==> inputs of 07-27 <==
## PWU
module PWU 
( 
   va_rdy_o, pa_o, pa_vld_o, pa_fault_o, pw_c_va_o, pw_c_vld_o,
   l1_va_o, l1_cancel_o, l1_va_vld_o, ch_va_o, ch_va_vld_o,
   clk_i, resetn_i, va_i, va_vld_i, pa_rdy_i, pw_c_pa_i, l1_pa_i,
   l1_pa_vld_i, ch_fault_i
   );
==> flow/config.mk <==
export PLATFORM = sky130hd
export DESIGN_NAME = PWU
export DESIGN_NICKNAME = PWU
export VERILOG_FILES = /design/flow/design.v
export SDC_FILE = /design/flow/constraint.sdc
export NUM_CORES = 4
export LEC_CHECK = 0
export ABC_AREA = 1
export CAP_MARGIN = 20
export CELL_PAD_IN_SITES_GLOBAL_PLACEMENT = 3
export CORE_MARGIN = 10
export CORE_UTILIZATION = 71
export GPL_ROUTABILITY_DRIVEN = 0
export GPL_TIMING_DRIVEN = 0
export HOLD_SLACK_MARGIN = 0.24
export PLACE_DENSITY_LB_ADDON = 0.22
export SLEW_MARGIN = 20
export TNS_END_PERCENT = 80
==> flow/constraint.sdc <==
create_clock -name core_clock -period 4.0 [get_ports {clk_i}]
set_input_delay 0.8000 -clock core_clock [delete_from_list [all_inputs] [get_ports {clk_i}]]
set_output_delay 0.8000 -clock core_clock [all_outputs]
set_load 0.01 [all_outputs]
run.sh (not shown) runs the stock make flow with config.mk's settings and CLKGATE_MAP_FILE=.
==> 02-19: changes against 07-27 <==
Settings changed: ABC_AREA 1 to default, CELL_PAD_IN_SITES_GLOBAL_PLACEMENT 3 to default, CORE_MARGIN 10 to 2, CORE_UTILIZATION 71 to 58, GPL_ROUTABILITY_DRIVEN 0 to default, GPL_TIMING_DRIVEN 0 to default, HOLD_SLACK_MARGIN 0.24 to default, PLACE_DENSITY_LB_ADDON 0.22 to default, TNS_END_PERCENT 80 to default.
==> flow/constraint.sdc (replaced) <==
create_clock -name core_clock -period 1.95 [get_ports {clk_i}]
set_input_delay 0.3900 -clock core_clock [delete_from_list [all_inputs] [get_ports {clk_i}]]
set_output_delay 0.3900 -clock core_clock [all_outputs]
set_load 0.01 [all_outputs]
==> comparison <==
02-19 finished but fails on negative setup slack. 07-27 stopped in global placement without I/O (3_1_place_gp_skip_io).
Of 07-27 and 02-19, 07-27 has the higher synthesized cell count (gap 36%, measured against 02-19).
Of 02-19 and 07-27, 07-27 has the higher die size (gap about 3%, measured against 07-27).
In 02-19 the synthesized area is smaller than in 07-27, by 0.95%.
==> figures <==
Status: 02-19 finished with violations; 07-27 aborted with a tool error
Failing step: 02-19 -; 07-27 global placement without I/O (3_1_place_gp_skip_io)
Violated checks: 02-19 negative setup slack; 07-27 -
Die Y: 02-19 152.8 µm; 07-27 155.1 µm
Chip area line of the yosys report: 02-19 12830 µm²; 07-27 12960 µm²
Portion of synthesized cell area occupied by the leading cell type: 02-19 0.4742; 07-27 0.4697
Post-Syn Nets: 02-19 1408; 07-27 1889
Area fraction in compound gates after synthesis: 02-19 0.07809; 07-27 0.2357
Area fraction in full adders, half adders and majority gates: 02-19 0.002925; 07-27 0.002897
Cell with the most instances after synthesis: 02-19 sky130_fd_sc_hd__nand2_1; 07-27 sky130_fd_sc_hd__nor2_1
Initial core utilization: 02-19 0.5899; 07-27 0.7213
Share of synthesized cell area in and, or, nand and nor gates: 02-19 0.1459; 07-27 0.2131
Number of standard-cell rows in the floorplan: 02-19 54; 07-27 49
Unique cell type count in the Yosys netlist: 02-19 34; 07-27 28
Die footprint: 02-19 23340 µm²; 07-27 24050 µm²
Avg Cell Area, Syn: 02-19 9.731 µm²; 07-27 7.199 µm²
Number of cell instances after yosys synthesis: 02-19 1319; 07-27 1800
Proportion of synthesized area in mux cells: 02-19 0.2410; 07-27 0
Chip width: 02-19 152.8 µm; 07-27 155.1 µm
Cell area after synthesis: 02-19 12830 µm²; 07-27 12960 µm²
Seq/Total Area, Yosys: 02-19 0.4742; 07-27 0.4697
Area of the core region: 02-19 21760 µm²; 07-27 17960 µm²
